==> v36 <==
==> flow/design.v <==
`timescale 1ps/1ps
module LASER (
	input CLK,
	input RST,
	input [3:0] X,
	input [3:0] Y,
	output reg [3:0] C1X,
	output reg [3:0] C1Y,
	output reg [3:0] C2X,
	output reg [3:0] C2Y,
	output DONE
);
parameter State_Data_Read									= 0,
					State_Calculate_Cover 					= 1,
					State_Next_Circle 							= 2,
					State_Refresh_Max_Cover_Circle	= 3,
					State_Data_Out 									= 4;
reg [2:0] State;
reg [3:0] DATA [39:0][1:0];  
reg [3:0] CNT_X,CNT_Y;
reg [5:0] CNT;
reg [2:0] STEP_CNT;
reg [6:0] ITER;  
reg [8:0] Calculate_REG;
reg [3:0] Distance1,Distance2,Distance3,Distance4;
reg S;
wire [3:0] Set_Circle [1:0];
reg [5:0] Max_Cover,Cover;
reg [3:0] Max_Cover_X,Max_Cover_Y;
reg inC1,inC2;
reg [7:0] sqrd1,sqrd2,sqrd3,sqrd4;
assign Set_Circle[0] = S ? C1X:C2X;
assign Set_Circle[1] = S ? C1Y:C2Y;
assign DONE = State== State_Data_Out ? 1'b1:1'b0;
always@(posedge CLK or posedge RST)begin
	if(RST)begin
		State <= State_Data_Read;	
		S<=0;
		{CNT_Y,CNT_X} <= 0;
		CNT <= 0;
		STEP_CNT <= 0;
		ITER <= 0;
		{Cover,Max_Cover} <= 0;
		{C1X,C1Y,C2X,C2Y} <= 0;
		{Max_Cover_Y,Max_Cover_X} <= 0; 
	end
	else begin
		case(State)
			State_Data_Read								:begin
				if(CNT>=39) begin
					State <= State_Calculate_Cover;
					CNT <= 0;
				end
				else CNT <= CNT+1;
				DATA[CNT][0] <= X;
				DATA[CNT][1] <= Y;
			end
			State_Calculate_Cover 				:begin  
				if(CNT>=39)begin
					State <= State_Next_Circle;
					CNT <= 0;
				end
				else begin
					CNT <= CNT+1;
				end
				if(inC1||inC2)begin
					Cover <= Cover+1;
				end
			end
			State_Next_Circle 						:begin  
				if(Cover>=Max_Cover)begin
					Max_Cover <= Cover;
					Max_Cover_Y <= CNT_Y;
					Max_Cover_X <= CNT_X;
				end
				if(Cover<=3)begin
					if(CNT_Y==15 && (CNT_X+10)>15)begin
						State <= State_Refresh_Max_Cover_Circle;
						CNT_Y <= 0;
						CNT_X <= 0;
					end
					else if((CNT_X+10)>15)begin
						CNT_Y <= CNT_Y+1;
						CNT_X <= 0;
						State <= State_Calculate_Cover;
					end
					else begin
						CNT_X <= CNT_X+10;
						State <= State_Calculate_Cover;
					end
				end
				else if(Cover<=10)begin
					if(CNT_Y==15 && (CNT_X+7)>15)begin
						State <= State_Refresh_Max_Cover_Circle;
						CNT_Y <= 0;
						CNT_X <= 0;
					end
					else if((CNT_X+7)>15)begin
						CNT_Y <= CNT_Y+1;
						CNT_X <= 0;
						State <= State_Calculate_Cover;
					end
					else begin
						CNT_X <= CNT_X+7;
						State <= State_Calculate_Cover;
					end
				end
				else if(Cover<=20)begin
					if(CNT_Y==15 && (CNT_X+3)>15)begin
						State <= State_Refresh_Max_Cover_Circle;
						CNT_Y <= 0;
						CNT_X <= 0;
					end
					else if((CNT_X+3)>15)begin
						CNT_Y <= CNT_Y+1;
						CNT_X <= 0;
						State <= State_Calculate_Cover;
					end
					else begin
						CNT_X <= CNT_X+3;
						State <= State_Calculate_Cover;
					end
				end
				else begin
					{CNT_Y,CNT_X}<= &{CNT_Y,CNT_X} ? 0:{CNT_Y,CNT_X}+1 ;
					State <= &{CNT_Y,CNT_X} ? State_Refresh_Max_Cover_Circle : State_Calculate_Cover;
				end
				Cover<=0;
			end
			State_Refresh_Max_Cover_Circle 	:begin 
				if(  (S&&{Max_Cover_Y,Max_Cover_X}=={C2Y,C2X}) ||
				 			(~S&&{Max_Cover_Y,Max_Cover_X}=={C1Y,C1X}) || (&ITER) ) State <= State_Data_Out;
				else begin 
					if(S) {C2Y,C2X} <= {Max_Cover_Y,Max_Cover_X};
					else {C1Y,C1X} <= {Max_Cover_Y,Max_Cover_X};
					State <= State_Calculate_Cover ; 
				end
				{CNT_Y,CNT_X} <= 0;
				CNT <= 0;
				STEP_CNT <= 0;
				ITER <= ITER+1;
				Cover<=0;
				S <= ~S;
			end
			State_Data_Out 								:begin 
				State <= State_Data_Read;	
				{CNT_Y,CNT_X} <= 0;
				S <= 0;
				CNT <= 0;
				STEP_CNT <= 0;
				ITER <= 0;
				{Cover,Max_Cover} <= 0;
				{C1X,C1Y,C2X,C2Y} <= 0;
				{Max_Cover_Y,Max_Cover_X} <= 0; 
			end
		endcase
	end
end
always@(*)begin
	if(State==State_Calculate_Cover)begin
		Distance1 = (CNT_X>DATA[CNT][0]) ? (CNT_X-DATA[CNT][0]):(DATA[CNT][0]-CNT_X);
		Distance2 = (CNT_Y>DATA[CNT][1]) ? (CNT_Y-DATA[CNT][1]):(DATA[CNT][1]-CNT_Y);	
		sqrd1 = Distance1*Distance1;
		sqrd2 = Distance2*Distance2;
		if( (sqrd1+sqrd2)<=16) inC1 = 1;
		else inC1 = 0;
		Distance3 = (Set_Circle[0]>DATA[CNT][0]) ? (Set_Circle[0]-DATA[CNT][0]):(DATA[CNT][0]-Set_Circle[0]);
		Distance4 = (Set_Circle[1]>DATA[CNT][1]) ? (Set_Circle[1]-DATA[CNT][1]):(DATA[CNT][1]-Set_Circle[1]);
		sqrd4 = Distance3*Distance3;
    sqrd3 = Distance4*Distance4;
		if( (sqrd3+sqrd4)<=16) inC2 = 1;
		else inC2 = 0;
	end
	else {Distance1,Distance2,inC1,inC2} = 0;
end
endmodule
==> flow/run.sh <==
#!/bin/bash
# the make line also repeats each setting of config.mk as NAME=value (left out here)
make -C /OpenROAD-flow-scripts/flow DESIGN_CONFIG=/design/flow/config.mk WORK_HOME=/design/flow/orfs CLKGATE_MAP_FILE= finish
==> flow/config.mk <==
export PLATFORM = sky130hd
export DESIGN_NAME = LASER
export DESIGN_NICKNAME = LASER
export VERILOG_FILES = /design/flow/design.v
export SDC_FILE = /design/flow/constraint.sdc
export NUM_CORES = 4
export LEC_CHECK = 0
export ABC_AREA = 0
export CAP_MARGIN = 30
export CORE_MARGIN = 2
export CORE_UTILIZATION = 46
export CTS_CLUSTER_DIAMETER = 112
export GPL_ROUTABILITY_DRIVEN = 0
export SLEW_MARGIN = 5
export TNS_END_PERCENT = 95
==> flow/constraint.sdc <==
create_clock -name core_clock -period 6.84 [get_ports {CLK}]
set_input_delay 1.3680 -clock core_clock [delete_from_list [all_inputs] [get_ports {CLK}]]
set_output_delay 1.3680 -clock core_clock [all_outputs]
set_load 0.01 [all_outputs]
==> inputs of v37, as changes to v36 <==
==> flow/config.mk (replaced) <==
export PLATFORM = sky130hd
export DESIGN_NAME = LASER
export DESIGN_NICKNAME = LASER
export VERILOG_FILES = /design/flow/design.v
export SDC_FILE = /design/flow/constraint.sdc
export NUM_CORES = 4
export LEC_CHECK = 0
export ABC_AREA = 0
export CAP_MARGIN = 20
export CELL_PAD_IN_SITES_DETAIL_PLACEMENT = 2
export CORE_MARGIN = 7
export CORE_UTILIZATION = 71
export CTS_CLUSTER_DIAMETER = 290
export CTS_CLUSTER_SIZE = 40
export GPL_TIMING_DRIVEN = 0
export MAX_ROUTING_LAYER = met4
export MIN_ROUTING_LAYER = met2
export PLACE_DENSITY_LB_ADDON = 0.07
export SETUP_SLACK_MARGIN = 1.28
export SLEW_MARGIN = 0
export TNS_END_PERCENT = 55
==> flow/constraint.sdc (replaced) <==
create_clock -name core_clock -period 10.1 [get_ports {CLK}]
set_input_delay 2.0200 -clock core_clock [delete_from_list [all_inputs] [get_ports {CLK}]]
set_output_delay 2.0200 -clock core_clock [all_outputs]
set_load 0.01 [all_outputs]
==> results <==
Run status: v37 did not finish; v36 failed layout checks
Last stage reached: v37 3_5_place_dp; v36 -
Layout check failures: v37 -; v36 setup timing
Total Die Area: v37 0.03384 sq mm; v36 0.04629 sq mm
Summed instance area of the synthesized netlist: v37 0.02051 sq mm; v36 0.02051 sq mm
Die boundary width: v37 184.0 um; v36 215.2 um
I/O Pins: v37 27; v36 27
Post-Synth XOR/XNOR Area: v37 1.659%; v36 1.659%
Distinct cells, synth: v37 60; v36 60
Cell row count: v37 62; v36 77
CORE AREA: v37 0.02855 sq mm; v36 0.04412 sq mm
Number of input and output port buffers inserted: v37 22; v36 26
Post-synth EDFFs: v37 320; v36 320
Core Util at FP: v37 71.85%; v36 46.48%
DIE HEIGHT: v37 184.0 um; v36 215.2 um
